==> design/flow/design.v <==
module fairArb (
	input logic [15:0] bids,
	output logic [15:0] wins,
	input logic get_next_win,
	input logic clk,
	input logic rst
		);
	parameter SIZE = 3;
	parameter S0=3'b000, S1=3'b001, S2=3'b010, S3=3'b011, S4=3'b100, S5=3'b101, S6=3'b110;
	logic [SIZE-1:0] state;
	logic [SIZE-1:0] next_state;
	logic [3:0] dec1;
	logic [3:0] dec2;
	logic [15:0] bid1;
	logic [15:0] bid2;
	logic [15:0] b [15:0];
	logic [15:0] d [15:0];
	logic [15:0] out_check;
	logic [3:0] new_priority;
	logic [3:0] pr_in;
	logic [15:0] bids_cycle_f;
	logic [3:0] priority_f;
	logic [3:0] priority_d;
	logic [15:0] wins_d;
	logic sB, sD;
	logic [1:0] sC;
	always @ (*) begin
		case (sC)
			2'b00: priority_d = dec2;
			2'b01: priority_d = priority_f;
			2'b10: priority_d = pr_in;
			2'b11: priority_d = 0;
		endcase
	end
	always @ (*) begin
		case (sB)
			1'b0: wins_d = bid1;
			1'b1: wins_d = bid2;
		endcase
	end
	always @ (*) begin
		case (sD)
			1'b0: begin
				bid2 = out_check;
				pr_in = new_priority + 1;
			end
			1'b1: begin
				bid2 = d[priority_f];
				pr_in = priority_f + 1;
			end
		endcase
	end
	always @ (*) begin
		bids_cycle_f = bids;
		next_state = S0;
		new_priority = 4'd0;
		out_check = 16'd0;
		if ((bids_cycle_f & 16'd1) != 16'b0) begin
			bid1 = 16'd1;
		end
		else if ((bids_cycle_f & 16'd2) != 16'b0) begin
			bid1 = 16'd2;
		end
		else if ((bids_cycle_f & 16'd4) != 16'b0) begin
			bid1 = 16'd4;
		end
		else if ((bids_cycle_f & 16'd8) != 16'b0) begin
			bid1 = 16'd8;
		end
		else if ((bids_cycle_f & 16'd16) != 16'b0) begin
			bid1 = 16'd16;
		end
		else if ((bids_cycle_f & 16'd32) != 16'b0) begin
			bid1 = 16'd32;
		end
		else if ((bids_cycle_f & 16'd64) != 16'b0) begin
			bid1 = 16'd64;
		end
		else if ((bids_cycle_f & 16'd128) != 16'b0) begin
			bid1 = 16'd128;
		end
		else if ((bids_cycle_f & 16'd256) != 16'b0) begin
			bid1 = 16'd256;
		end
		else if ((bids_cycle_f & 16'd512) != 16'b0) begin
			bid1 = 16'd512;
		end
		else if ((bids_cycle_f & 16'd1024) != 16'b0) begin
			bid1 = 16'd1024;
		end
		else if ((bids_cycle_f & 16'd2048) != 16'b0) begin
			bid1 = 16'd2048;
		end
		else if ((bids_cycle_f & 16'd4096) != 16'b0) begin
			bid1 = 16'd4096;
		end
		else if ((bids_cycle_f & 16'd8192) != 16'b0) begin
			bid1 = 16'd8192;
		end
		else if ((bids_cycle_f & 16'd16384) != 16'b0) begin
			bid1 = 16'd16384;
		end
		else if ((bids_cycle_f & 16'd32768) != 16'b0) begin
			bid1 = 16'd32768;
		end
		else begin
			bid1 = 0;
		end
		d[0] = bids_cycle_f & 16'd1;
		b[0] = (bids_cycle_f & 16'd1) >> 0;
		d[1] = bids_cycle_f & 16'd2;
		b[1] = (bids_cycle_f & 16'd2) >> 1;
		d[2] = bids_cycle_f & 16'd4;
		b[2] = (bids_cycle_f & 16'd4) >> 2;
		d[3] = bids_cycle_f & 16'd8;
		b[3] = (bids_cycle_f & 16'd8) >> 3;
		d[4] = bids_cycle_f & 16'd16;
		b[4] = (bids_cycle_f & 16'd16) >> 4;
		d[5] = bids_cycle_f & 16'd32;
		b[5] = (bids_cycle_f & 16'd32) >> 5;
		d[6] = bids_cycle_f & 16'd64;
		b[6] = (bids_cycle_f & 16'd64) >> 6;
		d[7] = bids_cycle_f & 16'd128;
		b[7] = (bids_cycle_f & 16'd128) >> 7;
		d[8] = bids_cycle_f & 16'd256;
		b[8] = (bids_cycle_f & 16'd256) >> 8;
		d[9] = bids_cycle_f & 16'd512;
		b[9] = (bids_cycle_f & 16'd512) >> 9;
		d[10] = bids_cycle_f & 16'd1024;
		b[10] = (bids_cycle_f & 16'd1024) >> 10;
		d[11] = bids_cycle_f & 16'd2048;
		b[11] = (bids_cycle_f & 16'd2048) >> 11;
		d[12] = bids_cycle_f & 16'd4096;
		b[12] = (bids_cycle_f & 16'd4096) >> 12;
		d[13] = bids_cycle_f & 16'd8192;
		b[13] = (bids_cycle_f & 16'd8192) >> 13;
		d[14] = bids_cycle_f & 16'd16384;
		b[14] = (bids_cycle_f & 16'd16384) >> 14;
		d[15] = bids_cycle_f & 16'd32768;
		b[15] = (bids_cycle_f & 16'd32768) >> 15;
                case (wins_d)
                16'd1: begin
                        dec1 = 0;
                end
                16'd2: begin
                        dec1 = 1;
                end
                16'd4: begin
                        dec1 = 2;
                end
                16'd8: begin
                        dec1 = 3;
                end
                16'd16: begin
                        dec1 = 4;
                end
                16'd32: begin
                        dec1 = 5;
                end
                16'd64: begin
                        dec1 = 6;
                end
                16'd128: begin
                        dec1 = 7;
                end
                16'd256: begin
                        dec1 = 8;
                end
                16'd512: begin
                        dec1 = 9;
                end
                16'd1024: begin
                        dec1 = 10;
                end
                16'd2048: begin
                        dec1 = 11;
                end
                16'd4096: begin
                        dec1 = 12;
                end
                16'd8192: begin
                        dec1 = 13;
                end
                16'd16384: begin
                        dec1 = 14;
                end
                16'd32768: begin
                        dec1 = 15;
                end
                default: begin
                        dec1 = 0;
                end
                endcase
		dec2 = dec1 + 1'b1;
		sD = b[priority_f] & 1'b1;
		if (bids_cycle_f == 16'b0) begin
			out_check = 16'b0;
			new_priority = new_priority;
		end
		else begin
			case (priority_f)
			5'd0: begin
			case (1'b1)
			b[1]: begin
			  new_priority = 1;
			  out_check = d[1];
			end
			b[2]: begin
			  new_priority = 2;
			  out_check = d[2];
			end
			b[3]: begin
			  new_priority = 3;
			  out_check = d[3];
			end
			b[4]: begin
			  new_priority = 4;
			  out_check = d[4];
			end
			b[5]: begin
			  new_priority = 5;
			  out_check = d[5];
			end
			b[6]: begin
			  new_priority = 6;
			  out_check = d[6];
			end
			b[7]: begin
			  new_priority = 7;
			  out_check = d[7];
			end
			b[8]: begin
			  new_priority = 8;
			  out_check = d[8];
			end
			b[9]: begin
			  new_priority = 9;
			  out_check = d[9];
			end
			b[10]: begin
			  new_priority = 10;
			  out_check = d[10];
			end
			b[11]: begin
			  new_priority = 11;
			  out_check = d[11];
			end
			b[12]: begin
			  new_priority = 12;
			  out_check = d[12];
			end
			b[13]: begin
			  new_priority = 13;
			  out_check = d[13];
			end
			b[14]: begin
			  new_priority = 14;
			  out_check = d[14];
			end
			b[15]: begin
			  new_priority = 15;
			  out_check = d[15];
			end
			endcase
			end
			5'd1: begin
			case (1'b1)
			b[2]: begin
			  new_priority = 2;
			  out_check = d[2];
			end
			b[3]: begin
			  new_priority = 3;
			  out_check = d[3];
			end
			b[4]: begin
			  new_priority = 4;
			  out_check = d[4];
			end
			b[5]: begin
			  new_priority = 5;
			  out_check = d[5];
			end
			b[6]: begin
			  new_priority = 6;
			  out_check = d[6];
			end
			b[7]: begin
			  new_priority = 7;
			  out_check = d[7];
			end
			b[8]: begin
			  new_priority = 8;
			  out_check = d[8];
			end
			b[9]: begin
			  new_priority = 9;
			  out_check = d[9];
			end
			b[10]: begin
			  new_priority = 10;
			  out_check = d[10];
			end
			b[11]: begin
			  new_priority = 11;
			  out_check = d[11];
			end
			b[12]: begin
			  new_priority = 12;
			  out_check = d[12];
			end
			b[13]: begin
			  new_priority = 13;
			  out_check = d[13];
			end
			b[14]: begin
			  new_priority = 14;
			  out_check = d[14];
			end
			b[15]: begin
			  new_priority = 15;
			  out_check = d[15];
			end
			b[0]: begin
			  new_priority = 0;
			  out_check = d[0];
			end
			endcase
			end
			5'd2: begin
			case (1'b1)
			b[3]: begin
			  new_priority = 3;
			  out_check = d[3];
			end
			b[4]: begin
			  new_priority = 4;
			  out_check = d[4];
			end
			b[5]: begin
			  new_priority = 5;
			  out_check = d[5];
			end
			b[6]: begin
			  new_priority = 6;
			  out_check = d[6];
			end
			b[7]: begin
			  new_priority = 7;
			  out_check = d[7];
			end
			b[8]: begin
			  new_priority = 8;
			  out_check = d[8];
			end
			b[9]: begin
			  new_priority = 9;
			  out_check = d[9];
			end
			b[10]: begin
			  new_priority = 10;
			  out_check = d[10];
			end
			b[11]: begin
			  new_priority = 11;
			  out_check = d[11];
			end
			b[12]: begin
			  new_priority = 12;
			  out_check = d[12];
			end
			b[13]: begin
			  new_priority = 13;
			  out_check = d[13];
			end
			b[14]: begin
			  new_priority = 14;
			  out_check = d[14];
			end
			b[15]: begin
			  new_priority = 15;
			  out_check = d[15];
			end
			b[0]: begin
			  new_priority = 0;
			  out_check = d[0];
			end
			b[1]: begin
			  new_priority = 1;
			  out_check = d[1];
			end
			endcase
			end
			5'd3: begin
			case (1'b1)
			b[4]: begin
			  new_priority = 4;
			  out_check = d[4];
			end
			b[5]: begin
			  new_priority = 5;
			  out_check = d[5];
			end
			b[6]: begin
			  new_priority = 6;
			  out_check = d[6];
			end
			b[7]: begin
			  new_priority = 7;
			  out_check = d[7];
			end
			b[8]: begin
			  new_priority = 8;
			  out_check = d[8];
			end
			b[9]: begin
			  new_priority = 9;
			  out_check = d[9];
			end
			b[10]: begin
			  new_priority = 10;
			  out_check = d[10];
			end
			b[11]: begin
			  new_priority = 11;
			  out_check = d[11];
			end
			b[12]: begin
			  new_priority = 12;
			  out_check = d[12];
			end
			b[13]: begin
			  new_priority = 13;
			  out_check = d[13];
			end
			b[14]: begin
			  new_priority = 14;
			  out_check = d[14];
			end
			b[15]: begin
			  new_priority = 15;
			  out_check = d[15];
			end
			b[0]: begin
			  new_priority = 0;
			  out_check = d[0];
			end
			b[1]: begin
			  new_priority = 1;
			  out_check = d[1];
			end
			b[2]: begin
			  new_priority = 2;
			  out_check = d[2];
			end
			endcase
			end
			5'd4: begin
			case (1'b1)
			b[5]: begin
			  new_priority = 5;
			  out_check = d[5];
			end
			b[6]: begin
			  new_priority = 6;
			  out_check = d[6];
			end
			b[7]: begin
			  new_priority = 7;
			  out_check = d[7];
			end
			b[8]: begin
			  new_priority = 8;
			  out_check = d[8];
			end
			b[9]: begin
			  new_priority = 9;
			  out_check = d[9];
			end
			b[10]: begin
			  new_priority = 10;
			  out_check = d[10];
			end
			b[11]: begin
			  new_priority = 11;
			  out_check = d[11];
			end
			b[12]: begin
			  new_priority = 12;
			  out_check = d[12];
			end
			b[13]: begin
			  new_priority = 13;
			  out_check = d[13];
			end
			b[14]: begin
			  new_priority = 14;
			  out_check = d[14];
			end
			b[15]: begin
			  new_priority = 15;
			  out_check = d[15];
			end
			b[0]: begin
			  new_priority = 0;
			  out_check = d[0];
			end
			b[1]: begin
			  new_priority = 1;
			  out_check = d[1];
			end
			b[2]: begin
			  new_priority = 2;
			  out_check = d[2];
			end
			b[3]: begin
			  new_priority = 3;
			  out_check = d[3];
			end
			endcase
			end
			5'd5: begin
			case (1'b1)
			b[6]: begin
			  new_priority = 6;
			  out_check = d[6];
			end
			b[7]: begin
			  new_priority = 7;
			  out_check = d[7];
			end
			b[8]: begin
			  new_priority = 8;
			  out_check = d[8];
			end
			b[9]: begin
			  new_priority = 9;
			  out_check = d[9];
			end
			b[10]: begin
			  new_priority = 10;
			  out_check = d[10];
			end
			b[11]: begin
			  new_priority = 11;
			  out_check = d[11];
			end
			b[12]: begin
			  new_priority = 12;
			  out_check = d[12];
			end
			b[13]: begin
			  new_priority = 13;
			  out_check = d[13];
			end
			b[14]: begin
			  new_priority = 14;
			  out_check = d[14];
			end
			b[15]: begin
			  new_priority = 15;
			  out_check = d[15];
			end
			b[0]: begin
			  new_priority = 0;
			  out_check = d[0];
			end
			b[1]: begin
			  new_priority = 1;
			  out_check = d[1];
			end
			b[2]: begin
			  new_priority = 2;
			  out_check = d[2];
			end
			b[3]: begin
			  new_priority = 3;
			  out_check = d[3];
			end
			b[4]: begin
			  new_priority = 4;
			  out_check = d[4];
			end
			endcase
			end
			5'd6: begin
			case (1'b1)
			b[7]: begin
			  new_priority = 7;
			  out_check = d[7];
			end
			b[8]: begin
			  new_priority = 8;
			  out_check = d[8];
			end
			b[9]: begin
			  new_priority = 9;
			  out_check = d[9];
			end
			b[10]: begin
			  new_priority = 10;
			  out_check = d[10];
			end
			b[11]: begin
			  new_priority = 11;
			  out_check = d[11];
			end
			b[12]: begin
			  new_priority = 12;
			  out_check = d[12];
			end
			b[13]: begin
			  new_priority = 13;
			  out_check = d[13];
			end
			b[14]: begin
			  new_priority = 14;
			  out_check = d[14];
			end
			b[15]: begin
			  new_priority = 15;
			  out_check = d[15];
			end
			b[0]: begin
			  new_priority = 0;
			  out_check = d[0];
			end
			b[1]: begin
			  new_priority = 1;
			  out_check = d[1];
			end
			b[2]: begin
			  new_priority = 2;
			  out_check = d[2];
			end
			b[3]: begin
			  new_priority = 3;
			  out_check = d[3];
			end
			b[4]: begin
			  new_priority = 4;
			  out_check = d[4];
			end
			b[5]: begin
			  new_priority = 5;
			  out_check = d[5];
			end
			endcase
			end
			5'd7: begin
			case (1'b1)
			b[8]: begin
			  new_priority = 8;
			  out_check = d[8];
			end
			b[9]: begin
			  new_priority = 9;
			  out_check = d[9];
			end
			b[10]: begin
			  new_priority = 10;
			  out_check = d[10];
			end
			b[11]: begin
			  new_priority = 11;
			  out_check = d[11];
			end
			b[12]: begin
			  new_priority = 12;
			  out_check = d[12];
			end
			b[13]: begin
			  new_priority = 13;
			  out_check = d[13];
			end
			b[14]: begin
			  new_priority = 14;
			  out_check = d[14];
			end
			b[15]: begin
			  new_priority = 15;
			  out_check = d[15];
			end
			b[0]: begin
			  new_priority = 0;
			  out_check = d[0];
			end
			b[1]: begin
			  new_priority = 1;
			  out_check = d[1];
			end
			b[2]: begin
			  new_priority = 2;
			  out_check = d[2];
			end
			b[3]: begin
			  new_priority = 3;
			  out_check = d[3];
			end
			b[4]: begin
			  new_priority = 4;
			  out_check = d[4];
			end
			b[5]: begin
			  new_priority = 5;
			  out_check = d[5];
			end
			b[6]: begin
			  new_priority = 6;
			  out_check = d[6];
			end
			endcase
			end
			5'd8: begin
			case (1'b1)
			b[9]: begin
			  new_priority = 9;
			  out_check = d[9];
			end
			b[10]: begin
			  new_priority = 10;
			  out_check = d[10];
			end
			b[11]: begin
			  new_priority = 11;
			  out_check = d[11];
			end
			b[12]: begin
			  new_priority = 12;
			  out_check = d[12];
			end
			b[13]: begin
			  new_priority = 13;
			  out_check = d[13];
			end
			b[14]: begin
			  new_priority = 14;
			  out_check = d[14];
			end
			b[15]: begin
			  new_priority = 15;
			  out_check = d[15];
			end
			b[0]: begin
			  new_priority = 0;
			  out_check = d[0];
			end
			b[1]: begin
			  new_priority = 1;
			  out_check = d[1];
			end
			b[2]: begin
			  new_priority = 2;
			  out_check = d[2];
			end
			b[3]: begin
			  new_priority = 3;
			  out_check = d[3];
			end
			b[4]: begin
			  new_priority = 4;
			  out_check = d[4];
			end
			b[5]: begin
			  new_priority = 5;
			  out_check = d[5];
			end
			b[6]: begin
			  new_priority = 6;
			  out_check = d[6];
			end
			b[7]: begin
			  new_priority = 7;
			  out_check = d[7];
			end
			endcase
			end
			5'd9: begin
			case (1'b1)
			b[10]: begin
			  new_priority = 10;
			  out_check = d[10];
			end
			b[11]: begin
			  new_priority = 11;
			  out_check = d[11];
			end
			b[12]: begin
			  new_priority = 12;
			  out_check = d[12];
			end
			b[13]: begin
			  new_priority = 13;
			  out_check = d[13];
			end
			b[14]: begin
			  new_priority = 14;
			  out_check = d[14];
			end
			b[15]: begin
			  new_priority = 15;
			  out_check = d[15];
			end
			b[0]: begin
			  new_priority = 0;
			  out_check = d[0];
			end
			b[1]: begin
			  new_priority = 1;
			  out_check = d[1];
			end
			b[2]: begin
			  new_priority = 2;
			  out_check = d[2];
			end
			b[3]: begin
			  new_priority = 3;
			  out_check = d[3];
			end
			b[4]: begin
			  new_priority = 4;
			  out_check = d[4];
			end
			b[5]: begin
			  new_priority = 5;
			  out_check = d[5];
			end
			b[6]: begin
			  new_priority = 6;
			  out_check = d[6];
			end
			b[7]: begin
			  new_priority = 7;
			  out_check = d[7];
			end
			b[8]: begin
			  new_priority = 8;
			  out_check = d[8];
			end
			endcase
			end
			5'd10: begin
			case (1'b1)
			b[11]: begin
			  new_priority = 11;
			  out_check = d[11];
			end
			b[12]: begin
			  new_priority = 12;
			  out_check = d[12];
			end
			b[13]: begin
			  new_priority = 13;
			  out_check = d[13];
			end
			b[14]: begin
			  new_priority = 14;
			  out_check = d[14];
			end
			b[15]: begin
			  new_priority = 15;
			  out_check = d[15];
			end
			b[0]: begin
			  new_priority = 0;
			  out_check = d[0];
			end
			b[1]: begin
			  new_priority = 1;
			  out_check = d[1];
			end
			b[2]: begin
			  new_priority = 2;
			  out_check = d[2];
			end
			b[3]: begin
			  new_priority = 3;
			  out_check = d[3];
			end
			b[4]: begin
			  new_priority = 4;
			  out_check = d[4];
			end
			b[5]: begin
			  new_priority = 5;
			  out_check = d[5];
			end
			b[6]: begin
			  new_priority = 6;
			  out_check = d[6];
			end
			b[7]: begin
			  new_priority = 7;
			  out_check = d[7];
			end
			b[8]: begin
			  new_priority = 8;
			  out_check = d[8];
			end
			b[9]: begin
			  new_priority = 9;
			  out_check = d[9];
			end
			endcase
			end
			5'd11: begin
			case (1'b1)
			b[12]: begin
			  new_priority = 12;
			  out_check = d[12];
			end
			b[13]: begin
			  new_priority = 13;
			  out_check = d[13];
			end
			b[14]: begin
			  new_priority = 14;
			  out_check = d[14];
			end
			b[15]: begin
			  new_priority = 15;
			  out_check = d[15];
			end
			b[0]: begin
			  new_priority = 0;
			  out_check = d[0];
			end
			b[1]: begin
			  new_priority = 1;
			  out_check = d[1];
			end
			b[2]: begin
			  new_priority = 2;
			  out_check = d[2];
			end
			b[3]: begin
			  new_priority = 3;
			  out_check = d[3];
			end
			b[4]: begin
			  new_priority = 4;
			  out_check = d[4];
			end
			b[5]: begin
			  new_priority = 5;
			  out_check = d[5];
			end
			b[6]: begin
			  new_priority = 6;
			  out_check = d[6];
			end
			b[7]: begin
			  new_priority = 7;
			  out_check = d[7];
			end
			b[8]: begin
			  new_priority = 8;
			  out_check = d[8];
			end
			b[9]: begin
			  new_priority = 9;
			  out_check = d[9];
			end
			b[10]: begin
			  new_priority = 10;
			  out_check = d[10];
			end
			endcase
			end
			5'd12: begin
			case (1'b1)
			b[13]: begin
			  new_priority = 13;
			  out_check = d[13];
			end
			b[14]: begin
			  new_priority = 14;
			  out_check = d[14];
			end
			b[15]: begin
			  new_priority = 15;
			  out_check = d[15];
			end
			b[0]: begin
			  new_priority = 0;
			  out_check = d[0];
			end
			b[1]: begin
			  new_priority = 1;
			  out_check = d[1];
			end
			b[2]: begin
			  new_priority = 2;
			  out_check = d[2];
			end
			b[3]: begin
			  new_priority = 3;
			  out_check = d[3];
			end
			b[4]: begin
			  new_priority = 4;
			  out_check = d[4];
			end
			b[5]: begin
			  new_priority = 5;
			  out_check = d[5];
			end
			b[6]: begin
			  new_priority = 6;
			  out_check = d[6];
			end
			b[7]: begin
			  new_priority = 7;
			  out_check = d[7];
			end
			b[8]: begin
			  new_priority = 8;
			  out_check = d[8];
			end
			b[9]: begin
			  new_priority = 9;
			  out_check = d[9];
			end
			b[10]: begin
			  new_priority = 10;
			  out_check = d[10];
			end
			b[11]: begin
			  new_priority = 11;
			  out_check = d[11];
			end
			endcase
			end
			5'd13: begin
			case (1'b1)
			b[14]: begin
			  new_priority = 14;
			  out_check = d[14];
			end
			b[15]: begin
			  new_priority = 15;
			  out_check = d[15];
			end
			b[0]: begin
			  new_priority = 0;
			  out_check = d[0];
			end
			b[1]: begin
			  new_priority = 1;
			  out_check = d[1];
			end
			b[2]: begin
			  new_priority = 2;
			  out_check = d[2];
			end
			b[3]: begin
			  new_priority = 3;
			  out_check = d[3];
			end
			b[4]: begin
			  new_priority = 4;
			  out_check = d[4];
			end
			b[5]: begin
			  new_priority = 5;
			  out_check = d[5];
			end
			b[6]: begin
			  new_priority = 6;
			  out_check = d[6];
			end
			b[7]: begin
			  new_priority = 7;
			  out_check = d[7];
			end
			b[8]: begin
			  new_priority = 8;
			  out_check = d[8];
			end
			b[9]: begin
			  new_priority = 9;
			  out_check = d[9];
			end
			b[10]: begin
			  new_priority = 10;
			  out_check = d[10];
			end
			b[11]: begin
			  new_priority = 11;
			  out_check = d[11];
			end
			b[12]: begin
			  new_priority = 12;
			  out_check = d[12];
			end
			endcase
			end
			5'd14: begin
			case (1'b1)
			b[15]: begin
			  new_priority = 15;
			  out_check = d[15];
			end
			b[0]: begin
			  new_priority = 0;
			  out_check = d[0];
			end
			b[1]: begin
			  new_priority = 1;
			  out_check = d[1];
			end
			b[2]: begin
			  new_priority = 2;
			  out_check = d[2];
			end
			b[3]: begin
			  new_priority = 3;
			  out_check = d[3];
			end
			b[4]: begin
			  new_priority = 4;
			  out_check = d[4];
			end
			b[5]: begin
			  new_priority = 5;
			  out_check = d[5];
			end
			b[6]: begin
			  new_priority = 6;
			  out_check = d[6];
			end
			b[7]: begin
			  new_priority = 7;
			  out_check = d[7];
			end
			b[8]: begin
			  new_priority = 8;
			  out_check = d[8];
			end
			b[9]: begin
			  new_priority = 9;
			  out_check = d[9];
			end
			b[10]: begin
			  new_priority = 10;
			  out_check = d[10];
			end
			b[11]: begin
			  new_priority = 11;
			  out_check = d[11];
			end
			b[12]: begin
			  new_priority = 12;
			  out_check = d[12];
			end
			b[13]: begin
			  new_priority = 13;
			  out_check = d[13];
			end
			endcase
			end
			5'd15: begin
			case (1'b1)
			b[0]: begin
			  new_priority = 0;
			  out_check = d[0];
			end
			b[1]: begin
			  new_priority = 1;
			  out_check = d[1];
			end
			b[2]: begin
			  new_priority = 2;
			  out_check = d[2];
			end
			b[3]: begin
			  new_priority = 3;
			  out_check = d[3];
			end
			b[4]: begin
			  new_priority = 4;
			  out_check = d[4];
			end
			b[5]: begin
			  new_priority = 5;
			  out_check = d[5];
			end
			b[6]: begin
			  new_priority = 6;
			  out_check = d[6];
			end
			b[7]: begin
			  new_priority = 7;
			  out_check = d[7];
			end
			b[8]: begin
			  new_priority = 8;
			  out_check = d[8];
			end
			b[9]: begin
			  new_priority = 9;
			  out_check = d[9];
			end
			b[10]: begin
			  new_priority = 10;
			  out_check = d[10];
			end
			b[11]: begin
			  new_priority = 11;
			  out_check = d[11];
			end
			b[12]: begin
			  new_priority = 12;
			  out_check = d[12];
			end
			b[13]: begin
			  new_priority = 13;
			  out_check = d[13];
			end
			b[14]: begin
			  new_priority = 14;
			  out_check = d[14];
			end
			endcase
			end
			endcase
		end
        case (state)
        S0: begin
			sB = 0;
			sC = 2'b11;
			next_state = S1;
        end
        S1: begin
			sB = 0;
			sC = 2'b00;
			next_state = S2;
		end
		S2: begin
			sB = 1;
			if (get_next_win == 1)  begin
				if (bids_cycle_f == 16'b0) begin
					sC = 2'b01;
				end
				else begin
					sC = 2'b10;
				end
			end
			else begin
				sC = 2'b01;
			end
			next_state = S2;
		end
		default: begin
			sC = 2'b11;
			sB = 0;
		end
		endcase
	end
	always @ (posedge clk) begin
		if (~rst) begin
			wins <= 0;
		end
		else begin
			wins <= wins_d;
		end
	end
	always @ (posedge clk) begin
		if (~rst) begin
			priority_f <= 0;
		end
		else begin
			priority_f <= priority_d;
		end
	end
	always @ (posedge clk) begin
		if (~rst) begin
			state <= S0;
		end
		else begin
			state <= next_state;
		end
	end
endmodule
==> design/flow/run.sh <==
#!/bin/bash
# the make line also repeats each setting of config.mk as NAME=value (left out here)
make -C /OpenROAD-flow-scripts/flow DESIGN_CONFIG=/design/flow/config.mk WORK_HOME=/design/flow/orfs CLKGATE_MAP_FILE= finish
==> design/flow/config.mk <==
export PLATFORM = sky130hd
export DESIGN_NAME = fairArb
export DESIGN_NICKNAME = fairArb
export VERILOG_FILES = /design/flow/design.v
export SDC_FILE = /design/flow/constraint.sdc
export NUM_CORES = 4
export LEC_CHECK = 0
export ABC_AREA = 1
export CAP_MARGIN = 20
export CORE_ASPECT_RATIO = 1.38
export CORE_MARGIN = 10
export CORE_UTILIZATION = 50
export HOLD_SLACK_MARGIN = -0.07
export SLEW_MARGIN = 20
==> design/flow/constraint.sdc <==
create_clock -name core_clock -period 4.0 [get_ports {clk}]
set_input_delay 0.8000 -clock core_clock [delete_from_list [all_inputs] [get_ports {clk}]]
set_output_delay 0.8000 -clock core_clock [all_outputs]
set_load 0.01 [all_outputs]
==> results of run 1 <==
-- cell type report --
cell class,instances,area [sq um]
Sequential cell,23,460
Fill cell,550,2090
Multi-Input combinational cell,431,1890
Inverter,70,263
Clock buffer,3,41.3
Clock inverter,1,5.00
Tap cell,66,82.6
Timing Repair Buffer,42,400
-- metrics by stage --
| stage | power (W) | cell area (sq um) |
|---|---|---|
| final | 0.000796 | 3140 |
| after global routing | 0.000841 | 3140 |
| after CTS | 0.000782 | 3140 |
| after detailed placement | 0.000649 | 3100 |
| after global placement | 0.000646 | 3100 |
| after floorplan | 0.000522 | 2690 |
-- routing by layer --
metal | routed length (um) | vias to the layer above | GRT usage, %
met5 | 0 | - | 0
met4 | 597 | 0 | 12.9
met3 | 980 | 52 | 2.28
met2 | 4920 | 239 | 38.5
met1 | 3940 | 1590 | 28.3
li1 | - | 1755 | -
==> job_summary.md, run 1 <==
## Synthesis and layout report

| Metric | Value |
|---|---|
| WL per Instance | `around 16 um` |
| Clock root buffer | `clkbuf_8` |
| Crit Path Class | `primary input to register` |
| Status | `no timing/DRC/antenna violations` |
| Critical Path Sink | `priority_f[2]` |
| R2R Path Start | `priority_f[1]` |
| CP required | `roughly 4.2 ns` |
| Die extent in y | `between 100 and 150 um` |
| Total track usage | `a little under a quarter` |
| P_clk | `0.000136 W` |
| Adder Area Share | `less than 1%` |
| Max-cap violations | `0` |
| Sequential logic power | `around 0.00026 W` |
| Synth Net Count | `557` |
| Worst Hold Class | `register to register` |
| Syn. warnings | `3` |
| Placed insts | `approximately 630` |
| Worst r2r path cells | `18` |
| Fin crit period | `3.53 ns` |
| Num ports | `35` |
| CP top delay family | `simple AND/OR/NAND/NOR gates` |
| Simple Share, Synth | `between 50% and 60%` |
| Via count | `between 3000 and 4000` |
| Worst-Margin Slew | `0.746 ns` |
| FP Rows | `31` |
| CTS Buffer Depth | `2` |
| Hold endpoint | `state[2]` |
| Yosys stat area | `between 2000 and 3000 sq um` |
| Flops after synth | `23` |
| Unrepaired setup endpoints after global routing | `false` |
| Distinct lib cells | `29` |
| Dominant combinational family | `simple AND/OR/NAND/NOR gates` |
| Vias in the first global route | `around 3200` |
| Hold Buf Count CTS | `0` |
| Die width | `approximately 82 um` |
| Setup_tns | `0 ns` |
| R2r endpoint | `priority_f[2]` |
| Critical path startpoint | `bids[1]` |
| CTS clk-pin slew, worst paths | `approximately 0.070 ns` |
| Min Hold Slack | `~0.43 ns` |
| Max_slew headroom | `~50%` |
| GP Congestion | `~1.0` |
| Xor/xnor share | `0%` |
| Initial antenna violation count | `0` |
| N_diodes | `0` |
| Setup Skew | `roughly 0.0025 ns` |
| Comb. pwr | `0.000399 W` |
| Nets@finish | `approximately 600` |
| Final hold violations | `0` |
| First-pass GRT wire length | `~16000 um` |
| P&R area growth vs syn | `16.7%` |
| NetSw | `approximately 0.00034 W` |
| Max Slew Vio Count | `0` |
| CP Launch Type | `primary input` |
| Cells after synthesis | `roughly 540` |
| TritonCTS clock tree | `built` |
| Worst path depth | `18` |
| AND-OR/OR-AND Cells, Area Fraction | `10.5%` |
| Synth Area per Inst | `roughly 5.0 sq um` |
| CP Capture Type | `register` |
| First-pass iteration count of the detailed router | `7` |
| Post-route ant nets | `0` |
| Logic gate share of total power | `about 50%` |
| Slowest stage cell, crit path | `clkdlybuf4s50_1` |
| Post-synth seq share | `between 15 and 20%` |
| Multiplexer share | `0%` |
| Ys cells | `between 500 and 600` |
| Final Core Density | `between 60% and 70%` |
| Clock latency (worst-skew pair) | `about 0.26 ns` |
| # Post-CTS Setup Buffers | `0` |
| Largest net degree at the start of global routing | `23` |
| Tool warnings | `28` |
| H-tree depth | `1` |
| Synth top area cells | `nand2_1 29%, dfxtp_1 17%, nor2_1 12%, nand3_1 11%, inv_1 9.3%` |
| Crit path buf inv count | `1` |
| VDD IR-drop max | `between 100 and 150 uV` |
| Post-synth ARST share | `0%` |
| Most common cell on crit path | `nand2_1` |
| Highest-power group | `combinational cells` |
| Achievable clock frequency | `283 MHz` |
| Total die size | `slightly below 9000 sq um` |
| Mapped cell area | `~2700 sq um` |
| Synth area leader | `nand2_1` |
| HPWL Detailed | `~8500 um` |
| CP max FO | `8` |
| Reg power frac | `approximately a third` |
| Sw frac | `~43%` |
| Port Buf Inserts | `34` |
| Via density | `5.72` |
| Pint | `around 0.00045 W` |
| Internal reg-to-reg setup slack | `0.73 ns` |
| DRC viols | `0` |
| CTS sink count | `23` |
| Cycle use final | `about nine tenths` |
| DRT iter0 DRCs | `481` |
| Cell breakdown of the critical path | `clkdlybuf4s50_1 > nor2_1 > nand2_1 > nor2_1 > nand2_1 > o21ai_0 > nor2_1 > nand3_1 > nand2_1 > nand2_1 > nand2_1 > nand3_1 > nor2_1 > nand2_1 > ha_1 > nand3b_1 > nand3_1 > a21oi_1` |
| Core Util at FP | `about half` |
| Hold depth | `2` |
| Leak | `1.72 nW` |
| Core footprint | `about 5200 sq um` |
| Most used flip-flop cell | `dfxtp_1` |
| Final setup viols | `0` |
| Clock share of power | `about 17%` |
| CP arrival | `~3.7 ns` |
| Number of synthesized flops with an enable pin | `0` |
| Hold_sp | `state[0]` |
| Synth top cell by count | `nand2_1` |
| Finished Layout Cells | `approximately 640` |
| Grt ovf | `0` |
| Pre-CTS setup slack | `approximately 0.3 ns` |
| PnR worst setup slack | `0.470 ns` |
| PD cells | `253 nW/um^2` |
| Post-Route WL | `approximately 10000 um` |
| Area share, top type | `29.1%` |
| CTS Buf Count | `3` |
| Slowest stage delay, CP | `~0.58 ns` |
| Post-CTS sizing | `0` |
| Top post-synthesis cells by count | `209 x nand2_1, 85 x nor2_1, 67 x inv_1` |
==> run 2: changes to the inputs <==
ABC_AREA = not set   (was 1)
CORE_ASPECT_RATIO = not set   (was 1.38)
CORE_MARGIN = 2   (was 10)
CORE_UTILIZATION = 61   (was 50)
HOLD_SLACK_MARGIN = not set   (was -0.07)
clock period = 4.43 ns   (was 4.0 ns; I/O delays follow)
==> job_summary.md, run 2 <==
## Synthesis and layout report

| Metric | Value |
|---|---|
| Clock share of power | `20.4% (+3.4 points)` |
| CP Capture Type | `register` |
| Ys cells | `379 (-29%)` |
| CP max FO | `9 (+1)` |
| R2R Path Start | `priority_f[3]` |
| Fin area | `3220 sq um (+2.6%)` |
| Port Buf Inserts | `34 (unchanged)` |
| Fin crit period | `between 4 and 5 ns` |
| Synth top cell by count | `nand2_1` |
| GP Congestion | `1.05 (+1.2%)` |
| Synth Area per Inst | `7.11 sq um (+42%)` |
| DRC viols | `0 (unchanged)` |
| VDD IR-drop max | `174 uV (+49%)` |
| P_clk | `0.000133 W (about the same)` |
| # Post-CTS Setup Buffers | `0 (unchanged)` |
| Worst Hold Class | `register to register` |
| Placed cell area | `3180 sq um (+2.6%)` |
| Max_slew headroom | `30.0% (-20 points)` |
| Core footprint | `4290 sq um (-18%)` |
| Max Slew Vio Count | `0 (unchanged)` |
| DRT iter0 DRCs | `526 (+9.4%)` |
| Worst path depth | `15 (-3)` |
| Clock root buffer | `clkbuf_8` |
| Critical path startpoint | `bids[2]` |
| Area share, top type | `17.1% (-12 points)` |
| First-pass GRT wire length | `16500 um (+1.2%)` |
| Leak | `1.20 nW (-30%)` |
| Slowest stage cell, crit path | `or4_4` |
| Internal reg-to-reg setup slack | `0.50 ns (-0.23 ns)` |
| HPWL Detailed | `7710 um (-9.2%)` |
| Via count | `3448 (-5.2%)` |
| Hold Buf Count CTS | `0 (unchanged)` |
| Crit Path Class | `primary input to register` |
| Worst r2r path cells | `14 (-4)` |
| CTS Buffer Depth | `2 (unchanged)` |
| N_diodes | `0 (unchanged)` |
| Hold_sp | `state[0]` |
| Cells after synthesis | `379 (-29%)` |
| NetSw | `0.000262 W (-24%)` |
| WL per Instance | `22.2 um (+35%)` |
| Unrepaired setup endpoints after global routing | `false` |
| FP Rows | `24 (-23%)` |
| Highest-power group | `combinational cells` |
| Reg power frac | `34.9% (+2.1 points)` |
| Adder Area Share | `0.464% (about the same)` |
| Hold depth | `1 (-1)` |
| AND-OR/OR-AND Cells, Area Fraction | `34.6% (+24 points)` |
| P&R area growth vs syn | `19.6%` |
| Worst-Margin Slew | `1.05 ns (+0.303 ns)` |
| CP Launch Type | `primary input` |
| Final setup viols | `0 (unchanged)` |
| Syn. warnings | `3 (unchanged)` |
| CTS clk-pin slew, worst paths | `0.08 ns (about the same)` |
| Top post-synthesis cells by count | `32 x nand2_1, 31 x nor2_1, 25 x a21oi_1` |
| Achievable clock frequency | `~250 MHz` |
| Xor/xnor share | `0% (unchanged)` |
| Hold endpoint | `state[2]` |
| Largest net degree at the start of global routing | `34 (+48%)` |
| Crit path buf inv count | `3 (+2)` |
| Tool warnings | `28 (unchanged)` |
| Setup Skew | `0.00148 ns (-0.00101 ns)` |
| Number of synthesized flops with an enable pin | `0 (unchanged)` |
| Die width | `70.5 um (-15%)` |
| Mapped cell area | `2700 sq um (about the same)` |
| Post-route ant nets | `0 (unchanged)` |
| First-pass iteration count of the detailed router | `9 (+2)` |
| H-tree depth | `1 (unchanged)` |
| Dominant combinational family | `simple AND/OR/NAND/NOR gates` |
| CTS Buf Count | `3 (unchanged)` |
| Setup_tns | `0 ns (unchanged)` |
| Critical Path Sink | `priority_f[1]` |
| Total die size | `4970 sq um (-43%)` |
| Clock latency (worst-skew pair) | `0.27 ns (about the same)` |
| Sequential logic power | `0.000228 W (-13%)` |
| Comb. pwr | `0.000292 W (-27%)` |
| Synth top area cells | `dfxtp_1 17%, a21oi_1 4.6%, nand2_1 4.5%, nor2_1 4.3%, o21ai_0 3.7%` |
| Die extent in y | `70.5 um (-34%)` |
| Post-synth seq share | `17.1% (about the same)` |
| Min Hold Slack | `0.477 ns (+0.0472 ns)` |
| Status | `no timing/DRC/antenna violations` |
| Logic gate share of total power | `44.7% (-5.4 points)` |
| Most used flip-flop cell | `dfxtp_1` |
| Flops after synth | `23 (unchanged)` |
| Cell breakdown of the critical path | `clkdlybuf4s50_1 > buf_4 > or4_4 > nor2_8 > nand3_2 > nand2_4 > nor2_4 > a31oi_1 > and4_1 > nand4_1 > ha_1 > inv_1 > o21ai_0 > a21oi_1 > nor2_1` |
| PD cells | `203 nW/um^2 (-20%)` |
| Yosys stat area | `2700 sq um (about the same)` |
| Max-cap violations | `0 (unchanged)` |
| Post-Route WL | `10400 um (-0.13%)` |
| Via density | `7.35 (+29%)` |
| Pint | `0.000391 W (-13%)` |
| Simple Share, Synth | `39.7% (-20 points)` |
| Grt ovf | `0 (unchanged)` |
| Num ports | `35 (unchanged)` |
| TritonCTS clock tree | `built` |
| CTS sink count | `23 (unchanged)` |
| Synth area leader | `dfxtp_1` |
| Post-synth ARST share | `0% (unchanged)` |
| Post-CTS sizing | `0 (unchanged)` |
| Total track usage | `42.5% (+19 points)` |
| Filler Cell Count | `326 (-41%)` |
| Multiplexer share | `0.836% (+0.84 points)` |
| Nets@finish | `438 (-26%)` |
| Core Util at FP | `62.8% (+11 points)` |
| Slowest stage delay, CP | `0.59 ns (about the same)` |
| Initial antenna violation count | `0 (unchanged)` |
| CP top delay family | `simple AND/OR/NAND/NOR gates` |
| R2r endpoint | `priority_f[2]` |
| Sw frac | `40.1% (-3.1 points)` |
| CP required | `4.59 ns (+0.40 ns)` |
| Distinct lib cells | `84 (+190%)` |
| Synth Net Count | `399 (-28%)` |
| Final hold violations | `0 (unchanged)` |
| Cycle use final | `91.4% (+3.1 points)` |
| CP arrival | `4.21 ns (+0.49 ns)` |
| Vias in the first global route | `3221 (+0.37%)` |
-- run 2: per-stage QoR --
step	total power [W]	instances	utilization [%]	setup WS [ns]
final	0.000653	469	75.1	0.381
after global routing	0.000678	469	75.1	0.227
after CTS	0.000640	469	75.1	0.457
after detailed placement	0.000510	465	74.0	0.171
after global placement	0.000506	465	74.0	0.253
after floorplan	0.000412	379	-	0.932
-- run 2: final cells by class --
cell class,count,area [sq um],share of cell area [%]
sequential,23,460,14.3
multi-input combinational,314,2040,63.2
timing repair buffer,65,573,17.8
tap,52,65.1,2.02
clock buffer,3,41.3,1.28
clock inverter,1,5.00,0.155
inverter,11,41.3,1.28
-- run 2: layer usage --
metal / wire (um) / GRT usage [%]
met4: 626 / 25.0
met1: 3850 / 55.4
met3: 1510 / 11.5
met2: 4420 / 62.3
met5: 20 / 0
==> run 3: changes to the inputs <==
CAP_MARGIN = 10   (was 20)
CORE_ASPECT_RATIO = 0.88   (was not set)
CORE_UTILIZATION = 40   (was 61)
GPL_TIMING_DRIVEN = 0   (was not set)
MIN_ROUTING_LAYER = met1   (was not set)
PLACE_DENSITY_LB_ADDON = 0.26   (was not set)
SETUP_SLACK_MARGIN = 1.11   (was not set)
SLEW_MARGIN = 5   (was 20)
TNS_END_PERCENT = 5   (was not set)
clock period = 4.0 ns   (was 4.43 ns; I/O delays follow)
==> job_summary.md, run 3 <==
## Synthesis and layout report

| Metric | Value |
|---|---|
| Status | `no timing/DRC/antenna violations` |
| Cells after synthesis | `379 (unchanged)` |
| Most used flip-flop cell | `dfxtp_1` |
| Placed insts | `496 (+6.7%)` |
| Synth top area cells | `dfxtp_1 17%, a21oi_1 4.6%, nand2_1 4.5%, nor2_1 4.3%, o21ai_0 3.7%` |
| Total die size | `7410 sq um (+49%)` |
| CTS clk-pin slew, worst paths | `0.08 ns (about the same)` |
| Adder Area Share | `0.464% (unchanged)` |
| Die extent in y | `81 um (+15%)` |
| NetSw | `0.000337 W (+29%)` |
| Clock latency (worst-skew pair) | `0.27 ns (about the same)` |
| CP arrival | `3.58 ns (-0.63 ns)` |
| P_clk | `0.000144 W (+8%)` |
| Filler Cell Count | `605 (+86%)` |
| Clock share of power | `18.0% (-2.4 points)` |
| Crit Path Class | `register to register` |
| TritonCTS clock tree | `built` |
| VDD IR-drop max | `153 uV (-12%)` |
| DRT iter0 DRCs | `480 (-8.7%)` |
| Comb. pwr | `0.000408 W (+40%)` |
| Top post-synthesis cells by count | `32 x nand2_1, 31 x nor2_1, 25 x a21oi_1` |
| Reg power frac | `31.0% (-3.9 points)` |
| Hold_sp | `state[0]` |
| FP Rows | `28 (+17%)` |
| Leak | `1.48 nW (+23%)` |
| Achievable clock frequency | `approximately 300 MHz` |
| Post-Route WL | `12400 um (+19%)` |
| Sw frac | `42.2% (+2.1 points)` |
| Core Util at FP | `40.7% (-22 points)` |
| DRC viols | `0 (unchanged)` |
| GR met2 Demand/Resource | `47.6% (-15 points)` |
| Synth Area per Inst | `7.11 sq um (unchanged)` |
| Ys cells | `379 (unchanged)` |
| Multiplexer share | `0.836% (unchanged)` |
| Nets@finish | `472 (+7.8%)` |
| Vias in the first global route | `3453 (+7.2%)` |
| Max-cap violations | `0 (unchanged)` |
| Finished Layout Cells | `541 (+15%)` |
| Area share, top type | `17.1% (unchanged)` |
| Post-route ant nets | `0 (unchanged)` |
| Internal reg-to-reg setup slack | `0.61 ns (+0.11 ns)` |
| Simple Share, Synth | `39.7% (unchanged)` |
| Cycle use final | `84.7% (-6.7 points)` |
| Hold endpoint | `state[2]` |
| PnR worst setup slack | `0.611 ns (+0.230 ns)` |
| CP top delay family | `simple AND/OR/NAND/NOR gates` |
| Total track usage | `32.8% (-9.7 points)` |
| GP Congestion | `1.04 (-0.55%)` |
| P&R area growth vs syn | `41.5%` |
| Cell breakdown of the critical path | `clkbuf_4 > buf_4 > nor4_2 > clkbuf_4 > nand2_1 > nand3_1 > o31ai_2 > a22oi_2 > and4_1 > nand4_1 > ha_4 > inv_2 > a41oi_1 > a211o_1 > a21oi_2` |
| Syn. warnings | `3 (unchanged)` |
| Sequential logic power | `0.000248 W (+8.8%)` |
| Number of synthesized flops with an enable pin | `0 (unchanged)` |
| Max_slew headroom | `54.7% (+25 points)` |
| Mapped cell area | `2700 sq um (unchanged)` |
| M1 GR Usage | `44.1% (-11 points)` |
| Met3 usage | `10.5% (-1.1 points)` |
| Worst Hold Class | `register to register` |
| Yosys stat area | `2700 sq um (unchanged)` |
| Setup_tns | `0 ns (unchanged)` |
| CP Capture Type | `register` |
| Num ports | `35 (unchanged)` |
| Via density | `6.86 (-6.6%)` |
| Highest-power group | `combinational cells` |
| CTS Buffer Depth | `2 (unchanged)` |
| Via count | `3713 (+7.7%)` |
| Core footprint | `6620 sq um (+54%)` |
| Max Slew Vio Count | `0 (unchanged)` |
| Synth Net Count | `399 (unchanged)` |
| Hold Buf Count CTS | `0 (unchanged)` |
| Tool warnings | `29 (+3.6%)` |
| CTS sink count | `23 (unchanged)` |
| Unrepaired setup endpoints after global routing | `true` |
| Synth area leader | `dfxtp_1` |
| R2r endpoint | `priority_f[2]` |
| Worst r2r path cells | `15 (+1)` |
| Synth top cell by count | `nand2_1` |
| PD cells | `210 nW/um^2 (+3.5%)` |
| Logic gate share of total power | `51.0% (+6.3 points)` |
| Clock root buffer | `clkbuf_8` |
| First-pass GRT wire length | `18700 um (+14%)` |
| R2R Path Start | `priority_f[1]` |
| Die width | `91.5 um (+30%)` |
| Post-synth seq share | `17.1% (unchanged)` |
| Most used routing layer | `met2` |
| CTS Buf Count | `3 (unchanged)` |
| Pre-CTS setup slack | `-0.360 ns (-0.531 ns)` |
| H-tree depth | `1 (unchanged)` |
| Dominant combinational family | `simple AND/OR/NAND/NOR gates` |
| Final setup viols | `0 (unchanged)` |
| Worst path depth | `15 (unchanged)` |
| Critical Path Sink | `priority_f[2]` |
| CP Launch Type | `register` |
| Final hold violations | `0 (unchanged)` |
| CP max FO | `10 (+1)` |
| Critical path startpoint | `priority_f[1]` |
| Fin area | `3810 sq um (+18%)` |
| Port Buf Inserts | `27 (-21%)` |
| Most common cell on crit path | `clkbuf_4` |
| Hold depth | `1 (unchanged)` |
| Setup Skew | `0.00418 ns (+0.00271 ns)` |
| Post-synth ARST share | `0% (unchanged)` |
| Xor/xnor share | `0% (unchanged)` |
| CP required | `4.20 ns (-0.39 ns)` |
| Placed cell area | `3080 sq um (-3.0%)` |
| Largest net degree at the start of global routing | `13 (-62%)` |
| Initial antenna violation count | `0 (unchanged)` |
| AND-OR/OR-AND Cells, Area Fraction | `34.6% (unchanged)` |
| Slowest stage cell, crit path | `nor4_2` |
| WL per Instance | `22.9 um (+3.2%)` |
| Flops after synth | `23 (unchanged)` |
| First-pass iteration count of the detailed router | `5 (-4)` |
| HPWL Detailed | `8580 um (+11%)` |
| Grt ovf | `0 (unchanged)` |
| Crit path buf inv count | `4 (+1)` |
| Worst-Margin Slew | `0.680 ns (-0.369 ns)` |
| N_diodes | `0 (unchanged)` |
| Distinct lib cells | `84 (unchanged)` |
| Pint | `0.000463 W (+18%)` |
| Slowest stage delay, CP | `0.46 ns (-0.13 ns)` |
| Fin crit period | `~3.4 ns` |
[run 3: layout make-up]
type	count	area (sq um)	area share, %
clock buffer	4	45.0	1.18
buffer	31	198	5.19
inverter	11	41.3	1.08
sequential	23	463	12.1
multi-input combinational	315	2380	62.5
timing repair buffer	67	571	15.0
tap	90	113	2.95
[run 3: what timing repair did]
action                                  4_1_cts  5_1_grt
cloned                                        1        0
resized                                      55       71
setup buffers                                18       22
hold endpoints to repair                      0        0
endpoints found under the setup margin       19        6
pin swaps                                    27       31
[run 3: metal layers]
| layer | part of all wire (%) | routed length [um] |
|---|---|---|
| met2 | 42 | 5150 |
| met3 | 13 | 1580 |
| met1 | 40 | 5000 |
| met4 | 5.4 | 674 |
| met5 | 0 | 0 |
[run 3: metrics by stage]
step	total power, W	hold WS [ns]	util (%)
after CTS	0.000743	0.442	52.6
after floorplan	0.000456	0.412	-
final	0.000800	0.440	57.6
after global placement	0.000561	0.416	46.6
after global routing	0.000831	0.470	57.6
after detailed placement	0.000559	0.423	46.6
==> run 4: changes to the inputs <==
ABC_AREA = 1   (was not set)
CAP_MARGIN = 20   (was 10)
CORE_ASPECT_RATIO = not set   (was 0.88)
CORE_UTILIZATION = 57   (was 40)
CTS_CLUSTER_DIAMETER = 42   (was not set)
GPL_TIMING_DRIVEN = not set   (was 0)
MIN_ROUTING_LAYER = not set   (was met1)
PLACE_DENSITY_LB_ADDON = not set   (was 0.26)
SETUP_SLACK_MARGIN = -0.15   (was 1.11)
SLEW_MARGIN = 20   (was 5)
TNS_END_PERCENT = 35   (was 5)
clock period = 2.45 ns   (was 4.0 ns; I/O delays follow)
==> job_summary.md, run 4 <==
## Implementation flow summary

| Metric | Value |
|---|---|
| Status | `aborted with a tool error` |
| Halt Stage | `clock tree synthesis (4_1_cts)` |
| Err | `[ERROR DPL-0038] Utilization greater than 100%, impossible to legalize` |
| GP Congestion | `1.11 (+6.3%)` |
| FP Rows | `25 (-11%)` |
| Num ports | `35 (unchanged)` |
| Port Buf Inserts | `34 (+26%)` |
| Most used flip-flop cell | `dfxtp_1` |
| Ys cells | `537 (+42%)` |
| Distinct lib cells | `29 (-65%)` |
| Placed insts | `764 (+54%)` |
| Flops after synth | `23 (unchanged)` |
| Synth area leader | `nand2_1` |
| Cells after synthesis | `537 (+42%)` |
| Die width | `72.7 um (-21%)` |
| Placed cell area | `4160 sq um (+35%)` |
| Post-synth ARST share | `0% (unchanged)` |
| Area share, top type | `29.1% (+12 points)` |
| Multiplexer share | `0% (-0.84 points)` |
| Synth Net Count | `557 (+40%)` |
| Die extent in y | `72.7 um (-10%)` |
| Number of synthesized flops with an enable pin | `0 (unchanged)` |
| Total die size | `5290 sq um (-29%)` |
| Post-synth seq share | `17.1% (about the same)` |
| Synth top area cells | `nand2_1 29%, dfxtp_1 17%, nor2_1 12%, nand3_1 11%, inv_1 9.3%` |
| Yosys stat area | `2690 sq um (about the same)` |
| Core footprint | `4630 sq um (-30%)` |
| Simple Share, Synth | `59.3% (+20 points)` |
| Adder Area Share | `0.465% (about the same)` |
| Xor/xnor share | `0% (unchanged)` |
| Dominant combinational family | `simple AND/OR/NAND/NOR gates` |
| Mapped cell area | `2690 sq um (about the same)` |
| Top post-synthesis cells by count | `209 x nand2_1, 85 x nor2_1, 67 x inv_1` |
| Synth Area per Inst | `5.01 sq um (-29%)` |
| Core Util at FP | `58.2% (+17 points)` |
| Synth top cell by count | `nand2_1` |
| HPWL Detailed | `10000 um (+16%)` |
| AND-OR/OR-AND Cells, Area Fraction | `10.5% (-24 points)` |
| Syn. warnings | `3 (unchanged)` |
## run 4: through the flow
stage | hold slack [ns] | worst slack, ns
global placement | 0.396 | -0.592
floorplan | 0.390 | 0.0928
detailed placement | 0.448 | -0.730
==> run 5: changes to the inputs <==
ABC_AREA = 0   (was 1)
CAP_MARGIN = 5   (was 20)
CELL_PAD_IN_SITES_DETAIL_PLACEMENT = 2   (was not set)
CELL_PAD_IN_SITES_GLOBAL_PLACEMENT = 3   (was not set)
CORE_UTILIZATION = 51   (was 57)
CTS_CLUSTER_DIAMETER = 20   (was 42)
CTS_CLUSTER_SIZE = 79   (was not set)
GPL_ROUTABILITY_DRIVEN = 1   (was not set)
GPL_TIMING_DRIVEN = 0   (was not set)
MAX_ROUTING_LAYER = met5   (was not set)
SETUP_SLACK_MARGIN = 0.11   (was -0.15)
TNS_END_PERCENT = not set   (was 35)
clock period = 5.56 ns   (was 2.45 ns; I/O delays follow)
==> job_summary.md, run 5 <==
## Implementation flow summary

| Metric | Value |
|---|---|
| Core Util at FP | `52.8% (-5.4 points)` |
| Post-synth seq share | `17.1% (about the same)` |
| Err | `[ERROR GPL-0301] Utilization 121.584 % exceeds 100%.` |
| Xor/xnor share | `0% (unchanged)` |
| Mapped cell area | `2700 sq um (about the same)` |
| Adder Area Share | `0.464% (about the same)` |
| Distinct lib cells | `84 (+190%)` |
| Die width | `76.7 um (+5.5%)` |
| Yosys stat area | `2700 sq um (about the same)` |
| Total die size | `5880 sq um (+11%)` |
| Synth top area cells | `dfxtp_1 17%, a21oi_1 4.6%, nand2_1 4.5%, nor2_1 4.3%, o21ai_0 3.7%` |
| AND-OR/OR-AND Cells, Area Fraction | `34.6% (+24 points)` |
| Core footprint | `5110 sq um (+10%)` |
| Dominant combinational family | `simple AND/OR/NAND/NOR gates` |
| Syn. warnings | `3 (unchanged)` |
| Number of synthesized flops with an enable pin | `0 (unchanged)` |
| Cells after synthesis | `379 (-29%)` |
| Simple Share, Synth | `39.7% (-20 points)` |
| Post-synth ARST share | `0% (unchanged)` |
| Area share, top type | `17.1% (-12 points)` |
| FP Rows | `26 (+4.0%)` |
| Halt Stage | `global placement without I/O (3_1_place_gp_skip_io)` |
| Ys cells | `379 (-29%)` |
| Die extent in y | `76.7 um (+5.5%)` |
| Synth Net Count | `399 (-28%)` |
| Multiplexer share | `0.836% (+0.84 points)` |
| Synth area leader | `dfxtp_1` |
| Most used flip-flop cell | `dfxtp_1` |
| Status | `aborted with a tool error` |
| Top post-synthesis cells by count | `32 x nand2_1, 31 x nor2_1, 25 x a21oi_1` |
| Synth Area per Inst | `7.11 sq um (+42%)` |
| Synth top cell by count | `nand2_1` |
| Flops after synth | `23 (unchanged)` |
==> run 6: changes to the inputs <==
ABC_AREA = 1   (was 0)
CAP_MARGIN = 10   (was 5)
CELL_PAD_IN_SITES_DETAIL_PLACEMENT = not set   (was 2)
CELL_PAD_IN_SITES_GLOBAL_PLACEMENT = not set   (was 3)
CORE_UTILIZATION = 72   (was 51)
CTS_CLUSTER_DIAMETER = 316   (was 20)
CTS_CLUSTER_SIZE = 72   (was 79)
GPL_ROUTABILITY_DRIVEN = not set   (was 1)
GPL_TIMING_DRIVEN = not set   (was 0)
MAX_ROUTING_LAYER = not set   (was met5)
SETUP_SLACK_MARGIN = -0.2   (was 0.11)
clock period = 2.03 ns   (was 5.56 ns; I/O delays follow)
==> job_summary.md, run 6 <==
## Implementation flow summary

| Metric | Value |
|---|---|
| Flops after synth | `23 (unchanged)` |
| Total die size | `4250 sq um (-28%)` |
| Multiplexer share | `0% (-0.84 points)` |
| Ys cells | `537 (+42%)` |
| Halt Stage | `global placement (3_3_place_gp)` |
| Err | `[ERROR GPL-0301] Utilization 100.539 % exceeds 100%.` |
| Synth top cell by count | `nand2_1` |
| Number of synthesized flops with an enable pin | `0 (unchanged)` |
| Adder Area Share | `0.465% (about the same)` |
| Syn. warnings | `3 (unchanged)` |
| Area share, top type | `29.1% (+12 points)` |
| Num ports | `35` |
| Synth Net Count | `557 (+40%)` |
| Die extent in y | `65.2 um (-15%)` |
| Core Util at FP | `74.1% (+21 points)` |
| Yosys stat area | `2690 sq um (about the same)` |
| Status | `aborted with a tool error` |
| Distinct lib cells | `29 (-65%)` |
| Core footprint | `3630 sq um (-29%)` |
| Post-synth ARST share | `0% (unchanged)` |
| Die width | `65.2 um (-15%)` |
| Synth area leader | `nand2_1` |
| Dominant combinational family | `simple AND/OR/NAND/NOR gates` |
| FP Rows | `22 (-15%)` |
| Synth top area cells | `nand2_1 29%, dfxtp_1 17%, nor2_1 12%, nand3_1 11%, inv_1 9.3%` |
| Post-synth seq share | `17.1% (about the same)` |
| Cells after synthesis | `537 (+42%)` |
| Most used flip-flop cell | `dfxtp_1` |
| Simple Share, Synth | `59.3% (+20 points)` |
| AND-OR/OR-AND Cells, Area Fraction | `10.5% (-24 points)` |
| Top post-synthesis cells by count | `209 x nand2_1, 85 x nor2_1, 67 x inv_1` |
| Synth Area per Inst | `5.01 sq um (-29%)` |
| Xor/xnor share | `0% (unchanged)` |
| Mapped cell area | `2690 sq um (about the same)` |
==> run 7: changes to the inputs <==
ABC_AREA = not set   (was 1)
CAP_MARGIN = 20   (was 10)
CORE_ASPECT_RATIO = 0.5   (was not set)
CORE_MARGIN = 3   (was 2)
CORE_UTILIZATION = 41   (was 72)
CTS_CLUSTER_DIAMETER = not set   (was 316)
CTS_CLUSTER_SIZE = not set   (was 72)
HOLD_SLACK_MARGIN = -0.07   (was not set)
SETUP_SLACK_MARGIN = -0.26   (was -0.2)
clock period = 4.0 ns   (was 2.03 ns; I/O delays follow)
==> job_summary.md, run 7 <==
## Synthesis and layout report

| Metric | Value |
|---|---|
| Total die size | `7640 sq um (+80%)` |
| Grt ovf | `0` |
| Largest net degree at the start of global routing | `24` |
| FP Rows | `20 (-9.1%)` |
| R2r endpoint | `priority_f[2]` |
| Total track usage | `roughly 30%` |
| Core Util at FP | `43.4% (-31 points)` |
| Achievable clock frequency | `approximately 260 MHz` |
| Leak | `1.44 nW` |
| Max_slew headroom | `between 40% and 50%` |
| CTS sink count | `23` |
| Synth Area per Inst | `7.11 sq um (+42%)` |
| Slowest stage delay, CP | `~0.59 ns` |
| P_clk | `0.000205 W` |
| Vias in the first global route | `3317` |
| CP Launch Type | `primary input` |
| Die width | `121 um (+85%)` |
| N_diodes | `0` |
| R2R Path Start | `priority_f[3]` |
| Hold Buf Count CTS | `0` |
| Ys cells | `379 (-29%)` |
| Via count | `roughly 3600` |
| CTS Buffer Depth | `2` |
| Xor/xnor share | `0% (unchanged)` |
| Mapped cell area | `2700 sq um (about the same)` |
| Max-cap violations | `0` |
| Core footprint | `6210 sq um (+71%)` |
| HPWL Detailed | `around 9200 um` |
| CP Capture Type | `register` |
| CP top delay family | `AND-OR/OR-AND gates` |
| Critical path startpoint | `bids[3]` |
| Clock latency (worst-skew pair) | `about 0.25 ns` |
| H-tree depth | `1` |
| Post-CTS sizing | `0` |
| Setup Skew | `about 0.0013 ns` |
| Fin crit period | `~3.9 ns` |
| Area share, top type | `17.1% (-12 points)` |
| AND-OR/OR-AND Cells, Area Fraction | `34.6% (+24 points)` |
| Port Buf Inserts | `34` |
| Crit path buf inv count | `3` |
| Clock root buffer | `clkbuf_16` |
| CP max FO | `8` |
| Simple Share, Synth | `39.7% (-20 points)` |
| Synth Net Count | `399 (-28%)` |
| VDD IR-drop max | `approximately 130 uV` |
| Filler Cell Count | `about 600` |
| Setup_tns | `0 ns` |
| WL per Instance | `20.7 um` |
| NetSw | `0.000299 W` |
| First-pass iteration count of the detailed router | `6` |
| Cycle use final | `97.4%` |
| Flops after synth | `23 (unchanged)` |
| Worst r2r path cells | `13` |
| Synth top area cells | `dfxtp_1 17%, a21oi_1 4.6%, nand2_1 4.5%, nor2_1 4.3%, o21ai_0 3.7%` |
| CP required | `between 4 and 5 ns` |
| Syn. warnings | `3 (unchanged)` |
| Most used flip-flop cell | `dfxtp_1` |
| Comb. pwr | `about 0.00037 W` |
| Reg power frac | `about 31%` |
| P&R area growth vs syn | `35.3%` |
| Post-synth seq share | `17.1% (about the same)` |
| Critical Path Sink | `priority_f[2]` |
| Sw frac | `36.0%` |
| Adder Area Share | `0.464% (about the same)` |
| DRT iter0 DRCs | `a little under 700` |
| Pre-CTS setup slack | `0.00109 ns` |
| Distinct lib cells | `84 (+190%)` |
| Die extent in y | `63.3 um (-2.8%)` |
| Top post-synthesis cells by count | `32 x nand2_1, 31 x nor2_1, 25 x a21oi_1` |
| Cell breakdown of the critical path | `clkdlybuf4s50_1 > buf_4 > nor4_4 > a31o_2 > a21oi_1 > o311ai_0 > a31oi_1 > nor2b_1 > nand4_1 > ha_1 > inv_1 > and4b_1 > a211o_1 > a21oi_2` |
| Number of synthesized flops with an enable pin | `0 (unchanged)` |
| Post-Route WL | `about 11000 um` |
| Worst path depth | `14` |
| Logic gate share of total power | `44.8%` |
| Num ports | `35 (unchanged)` |
| TritonCTS clock tree | `built` |
| Initial antenna violation count | `0` |
| Via density | `roughly 6.5` |
| Dominant combinational family | `simple AND/OR/NAND/NOR gates` |
| Post-synth ARST share | `0% (unchanged)` |
| Hold depth | `1` |
| Tool warnings | `26` |
| Yosys stat area | `2700 sq um (about the same)` |
| CTS Buf Count | `3` |
| Highest-power group | `combinational cells` |
| Hold endpoint | `state[2]` |
| PD cells | `around 230 nW/um^2` |
| Nets@finish | `approximately 480` |
| Slowest stage cell, crit path | `clkdlybuf4s50_1` |
| CTS clk-pin slew, worst paths | `about 0.050 ns` |
| Internal reg-to-reg setup slack | `0.40 ns` |
| Post-route ant nets | `0` |
| CP arrival | `about 4 ns` |
| Clock share of power | `between 20% and 30%` |
| Pint | `0.000533 W` |
| Hold_sp | `state[0]` |
| Worst-Margin Slew | `0.804 ns` |
| Final setup viols | `0` |
| Cells after synthesis | `379 (-29%)` |
| First-pass GRT wire length | `between 15000 and 20000 um` |
| Crit Path Class | `primary input to register` |
| Final hold violations | `0` |
| Sequential logic power | `0.000255 W` |
| GP Congestion | `1.09` |
| DRC viols | `0` |
| # Post-CTS Setup Buffers | `0` |
| Status | `no timing/DRC/antenna violations` |
| Multiplexer share | `0.836% (+0.84 points)` |
| Synth area leader | `dfxtp_1` |
| Synth top cell by count | `nand2_1` |
| PnR worst setup slack | `0.105 ns` |
| Worst Hold Class | `register to register` |
| Max Slew Vio Count | `0` |
run 7: cell type report:
type	instances	area [sq um]	share of cell area (%)
Multi-Input combinational cell	314	2040	55.9
Timing Repair Buffer	111	918	25.2
Sequential cell	23	460	12.6
Tap cell	88	110	3.02
Clock buffer	4	78.8	2.16
Inverter	11	41.3	1.13
run 7: metal layers:
layer | vias to the layer above | GRT usage [%] | part of all wire [%]
li1 | 1596 | - | -
met1 | 1675 | 43.0 | 44
met2 | 252 | 43.6 | 38
met3 | 34 | 11.7 | 15
met4 | 0 | 4.66 | 2.2
met5 | - | 0 | 0
run 7: through the flow:
step | cells | power, W | hold WS [ns] | util (%) | instance area (sq um)
after floorplan | 379 | 0.000456 | 0.412 | - | 2700
after global placement | 547 | 0.000619 | 0.422 | 57.5 | 3570
after detailed placement | 547 | 0.000616 | 0.422 | 57.5 | 3570
after global routing | 551 | 0.000876 | 0.457 | 58.8 | 3650
after CTS | 551 | 0.000819 | 0.434 | 58.8 | 3650
final | 551 | 0.000832 | 0.431 | 58.8 | 3650
==> run 8: changes to the inputs <==
CORE_ASPECT_RATIO = not set   (was 0.5)
CORE_MARGIN = 2   (was 3)
CORE_UTILIZATION = 58   (was 41)
HOLD_SLACK_MARGIN = not set   (was -0.07)
SETUP_SLACK_MARGIN = -0.28   (was -0.26)
clock period = 2.71 ns   (was 4.0 ns; I/O delays follow)
==> job_summary.md, run 8 <==
## Implementation flow summary

| Metric | Value |
|---|---|
| Xor/xnor share | `0% (unchanged)` |
| Halt Stage | `clock tree synthesis (4_1_cts)` |
| Simple Share, Synth | `39.7% (unchanged)` |
| Multiplexer share | `0.836% (unchanged)` |
| Most used flip-flop cell | `dfxtp_1` |
| Post-synth seq share | `17.1% (unchanged)` |
| Top post-synthesis cells by count | `32 x nand2_1, 31 x nor2_1, 25 x a21oi_1` |
| AND-OR/OR-AND Cells, Area Fraction | `34.6% (unchanged)` |
| HPWL Detailed | `10700 um (+17%)` |
| Cells after synthesis | `379 (unchanged)` |
| Synth Net Count | `399 (unchanged)` |
| Num ports | `35 (unchanged)` |
| Core Util at FP | `61.1% (+18 points)` |
| Mapped cell area | `2700 sq um (unchanged)` |
| Number of synthesized flops with an enable pin | `0 (unchanged)` |
| Placed insts | `585 (+6.9%)` |
| GP Congestion | `1.14 (+4.0%)` |
| Distinct lib cells | `84 (unchanged)` |
| Ys cells | `379 (unchanged)` |
| Flops after synth | `23 (unchanged)` |
| Port Buf Inserts | `34 (unchanged)` |
| Synth area leader | `dfxtp_1` |
| Synth Area per Inst | `7.11 sq um (unchanged)` |
| Synth top cell by count | `nand2_1` |
| Adder Area Share | `0.464% (unchanged)` |
| Synth top area cells | `dfxtp_1 17%, a21oi_1 4.6%, nand2_1 4.5%, nor2_1 4.3%, o21ai_0 3.7%` |
| Dominant combinational family | `simple AND/OR/NAND/NOR gates` |
| Area share, top type | `17.1% (unchanged)` |
| Post-synth ARST share | `0% (unchanged)` |
| Syn. warnings | `3 (unchanged)` |
| Die extent in y | `72.2 um (+14%)` |
| Core footprint | `4410 sq um (-29%)` |
| Status | `aborted with a tool error` |
| Err | `[ERROR DPL-0038] Utilization greater than 100%, impossible to legalize` |
| FP Rows | `24 (+20%)` |
| Total die size | `5210 sq um (-32%)` |
| Die width | `72.2 um (-40%)` |
| Yosys stat area | `2700 sq um (unchanged)` |
| Pre-CTS setup slack | `-1.19 ns (-1.19 ns)` |
run 8: stage by stage:
stage               utilization, %  power, W  cell area [sq um]
floorplan                        -  0.000674               2700
global placement              92.8  0.000972               4100
detailed placement            92.8   0.00101               4100
Power and IR drop assume default switching activity.
